## exp/quartz
Design dlf_core, start of the top module:
module dlf_core (
   input             clk,
   input             rstn,
   input             dlf_en,
   input  [4:0]      tdc_dout,
   input  [17:0]     dlf_a2,
   input  [17:0]     dlf_a3,
   input  [17:0]     dlf_b1,
   input  [17:0]     dlf_b2,
   input  [14:0]     dlf_sdm_nc_in,
   output [15:0]     dlf_out,
   output            dlf_valid
   );
Settings: LEC_CHECK=0, CAP_MARGIN=40, CORE_MARGIN=2, CORE_UTILIZATION=40, CTS_CLUSTER_DIAMETER=81, GPL_ROUTABILITY_DRIVEN=0, GPL_TIMING_DRIVEN=0, MAX_ROUTING_LAYER=met5, SLEW_MARGIN=20, TNS_END_PERCENT=25; clock period 25.0 ns.
run.sh (not shown) runs the stock make flow with config.mk's settings and CLKGATE_MAP_FILE=.
The inputs of exp/juniper differ from those of exp/quartz as listed below.
Settings: clearing GPL_TIMING_DRIVEN, which used to be 0; clearing MAX_ROUTING_LAYER, which used to be met5; clearing GPL_ROUTABILITY_DRIVEN, which used to be 0; clearing CTS_CLUSTER_DIAMETER, which used to be 81; swapping 40 for 52 in CORE_UTILIZATION; swapping 40 for 20 in CAP_MARGIN; clearing TNS_END_PERCENT, which used to be 25; swapping 25.0 for 21.5 in the clock period (ns, I/O delays scaled along).
==> comparison <==
- Per the comparison of exp/juniper with exp/quartz, number of gates given a new drive strength after cts shrank by 35; number of max-capacitance violations reported did not really move; routed wire length down 21 mm.
- Summary of exp/juniper over exp/quartz: final standard cell count with taps included and fillers excluded went down about 5%; effective utilization at floorplan went up 12 points; met1 layer usage reported by global route went up 6.6 points.
Here is what was changed in the inputs of exp/lagoon compared with exp/juniper.
Settings: a change of CORE_UTILIZATION from 52 to 22; a change of the clock period (ns, I/O delays scaled along) from 21.5 to 32.9.
- For the setup slack after layout, exp/lagoon came in 5.77 ns higher than exp/juniper did.
- Changes observed in exp/lagoon relative to exp/juniper: worst path buffer plus inverter count decreased by 2 relative to the old numbers, cell area was more or less identical, multi-input gate share of the layout cell area fell 0.50 points.
- In the reports for exp/lagoon and exp/juniper, the larger vertical die size belongs to exp/lagoon.
- exp/lagoon ends up with a logic area that is about 0.6% lower than in exp/juniper.
- When the final numbers for exp/lagoon and exp/juniper were put side by side, the placed cell count turned out to be greater in exp/lagoon.
- Non-clock buffer total of the final layout, exp/lagoon and exp/juniper, higher one = exp/juniper.
- exp/lagoon: routing usage on met1 22 points below exp/juniper
Changes in exp/xenon relative to exp/lagoon:
Settings: TNS_END_PERCENT now 15, previously not set; ABC_AREA now 1, previously not set; CTS_CLUSTER_SIZE now 97, previously not set; CORE_UTILIZATION now 63, was 22; the clock period (ns, I/O delays scaled along) now 16.5, was 32.9.
==> comparison <==
Final clock period utilization by the worst path in exp/xenon is 27 points higher than in exp/lagoon
Against exp/lagoon, count of clock-buffer cells in the layout in exp/xenon fell by a few percent.
Higher worst slack at placement goes to exp/lagoon over exp/xenon.
In the metrics for exp/lagoon and exp/xenon, the one carrying the higher floorplan row count is exp/lagoon.
Diff exp/lagoon -> exp/xenon | share of final layout cell area taken by non-clock buffers | increase of 8.8 points
The lower routed wire length came out of exp/lagoon.
Between exp/lagoon and exp/xenon, the non-clock buffer count is higher for exp/xenon.
Detailed placer's ending HPWL went up by more than 10% going from exp/lagoon to exp/xenon.
Post-synth area from yosys stat | exp/xenon below exp/lagoon
exp/lagoon vs exp/xenon, destination of the critical timing path: loop_filter_1.BodyDelay2_out1[5] vs loop_filter_1.BodyDelay2_out1[1]
Final checks on exp/xenon, whose flow otherwise completed, came back failing, citing setup timing.

---

Setup of v49:
dlf_core again, from the RTL that the note above started with.
clock: 25.0 ns
lec_check: 0
abc_area: 1
cap_margin: 40
core_margin: 2
core_utilization: 40
cts_cluster_diameter: 81
gpl_routability_driven: 0
gpl_timing_driven: 0
max_routing_layer: met4
slew_margin: 20
tns_end_percent: 25
v49 | status: complete | timing, DRC, antenna: pass
> inputs changed (v49 -> v32)
- removing GPL_TIMING_DRIVEN (formerly 0)
- removing ABC_AREA (formerly 1)
- removing TNS_END_PERCENT (formerly 25)
- removing CTS_CLUSTER_DIAMETER (formerly 81)
- removing GPL_ROUTABILITY_DRIVEN (formerly 0)
- removing MAX_ROUTING_LAYER (formerly met4)
- changing CAP_MARGIN from 40 to 20
- changing the clock period (ns, I/O delays scaled along) from 25.0 to 24.1
### Flow results
Per the comparison of v32 with v49, total CTS buffers went down, delay contributed by the slowest stage of the critical path lower, via density per instance rose about 0.4%. Cmp v32 vs v49: first-iteration DRC count lower in v32. Changes observed in v32 relative to v49: arithmetic-cell share of the synthesized area counting full adders, half adders and majority gates has decreased; wire length per cell after detailed routing has decreased; fraction of the core area occupied by cells at floorplan has remained practically unchanged. The endpoint of the worst setup timing path comes out loop_filter_1.BodyDelay2_out1[12] in one run and loop_filter_1.BodyDelay2_out1[14] in the other, namely in v49 and v32 respectively. Per the comparison of v32 with v49, amount of wire on met2 after detailed routing shows a reduction of about 12%; clock insertion delay at the later pin of the skew report shows an increase of 0.02 ns.
--- input diff v32..v45 ---
- GPL_TIMING_DRIVEN: unset -> 0
- CTS_CLUSTER_DIAMETER: unset -> 81
- the clock period (ns, I/O delays scaled along): 24.1 -> 25.0
Results
The worst clock skew on the final layout on v32 is in line with that on v45.
Against v32, first-pass GRT wire length in v45 came out worse.
Fraction of met1 tracks used by global routing was lower in the run labelled v32.
Summary of v45 over v32: total routed wirelength saw an increase; routed length on met2 now sits higher; total die size shows no meaningful change; relative slew slack -4.9 points.
v45 ended up with loop_filter_1.BodyDelay2_out1[4] as its capture point of the critical path; v32 ended up with loop_filter_1.BodyDelay2_out1[14].
As of v45, via count had risen by a few percent compared to v32.
v45 reached the end of the flow, and the finished layout is clean on the timing, DRC and antenna checks.

---

Starting RTL as in the previous note.
make LEC_CHECK=0 CAP_MARGIN=20 CORE_MARGIN=2 CORE_UTILIZATION=71 HOLD_SLACK_MARGIN=-0.05 SLEW_MARGIN=20 finish   # period 13.7 ns
The starting point completed and failed the layout checks on setup timing.
Then changed:
--- a/flow/config.mk
+++ b/flow/config.mk
@@ -7,0 +8 @@
+export ABC_AREA = 1
@@ -10,2 +11 @@
-export CORE_UTILIZATION = 71
-export HOLD_SLACK_MARGIN = -0.05
+export CORE_UTILIZATION = 63
==> flow/constraint.sdc (replaced) <==
create_clock -name core_clock -period 37.5 [get_ports {clk}]
set_input_delay 7.5000 -clock core_clock [delete_from_list [all_inputs] [get_ports {clk}]]
set_output_delay 7.5000 -clock core_clock [all_outputs]
set_load 0.01 [all_outputs]
The new run went through all stages and came out clean.
Worst setup slack improved by 17000 ps.
Cell area fell by 11%.
Register-to-register slack improved by 22000 ps.
Via count fell by 2.7%.
Final cell count rose by 0.41%.
Utilization fell by 17 points.
Then changed:
--- a/flow/config.mk
+++ b/flow/config.mk
@@ -8 +7,0 @@
-export ABC_AREA = 1
@@ -11 +10 @@
-export CORE_UTILIZATION = 63
+export CORE_UTILIZATION = 52
==> flow/constraint.sdc (replaced) <==
create_clock -name core_clock -period 12.7 [get_ports {clk}]
set_input_delay 2.5400 -clock core_clock [delete_from_list [all_inputs] [get_ports {clk}]]
set_output_delay 2.5400 -clock core_clock [all_outputs]
set_load 0.01 [all_outputs]
Outcome: With this change the flow ran to the end with violations: setup timing. Core utilization drops by 4.1 points. Count of clock-buffer cells in the layout drops by 1. Via count drops by 0.98%. Final cell count climbs by 4.6%. Synthesized area climbs by 0.77%. Worst setup slack got worse by 17000 ps.

---

Starting RTL as in the previous note.
clock: 9.45 ns
lec_check: 0
abc_area: 0
cap_margin: 20
cell_pad_in_sites_global_placement: 0
core_aspect_ratio: 1.46
core_margin: 2
core_utilization: 72
cts_cluster_diameter: 102
gpl_routability_driven: 0
max_routing_layer: met4
min_routing_layer: met1
slew_margin: 20
The baseline finished but failed the layout checks on setup timing.
Rerun with:
Settings changed: ABC_AREA 0 to unset, CELL_PAD_IN_SITES_GLOBAL_PLACEMENT 0 to unset, CORE_ASPECT_RATIO 1.46 to unset, CORE_UTILIZATION 72 to 11, CTS_CLUSTER_DIAMETER 102 to unset, GPL_ROUTABILITY_DRIVEN 0 to unset, MAX_ROUTING_LAYER met4 to unset, MIN_ROUTING_LAYER met1 to unset.
Clock period 9.45 ns to 37.5 ns, I/O delays scaled along.
=> Now the flow finished clean. Core utilization fell by 74 points. Clock skew shrinks by 0.030 ns. Sequential share of layout area rose by 0.12 points. Global-route usage shrinks by 36 points. Sequential cell count does not change. Register-to-register slack improved by 25 ns. Worst hold slack loses 0.026 ns. Wire length goes down by 8.3%.
Rerun with:
Settings changed: CORE_UTILIZATION 11 to 40.
Clock period 37.5 ns to 25.0 ns, I/O delays scaled along.
After rerunning: The new run ran to the end with no violations; first-iteration DRC count grows by about 4%; cell count came out lower by about 37%; design area is lower by about 9%; synthesized cell count stays the same; wire length went down by about 11%; hold slack improved by 0.014 ns.
Rerun with:
Settings changed: ABC_AREA set to 1, CELL_PAD_IN_SITES_GLOBAL_PLACEMENT set to 2, CORE_ASPECT_RATIO set to 0.7, CORE_MARGIN 2 to 10, GPL_ROUTABILITY_DRIVEN set to 0, MAX_ROUTING_LAYER set to met4, MIN_ROUTING_LAYER set to met2, PLACE_DENSITY set to 0.61, SLEW_MARGIN 20 to 30, TNS_END_PERCENT set to 15.
After rerunning: Setup slack is worse by 0.020 ns. Wire length goes up by 36%. Via count goes up by 49%. Non-clock buffer count goes up by 21. Cell area goes down by 0.34%.
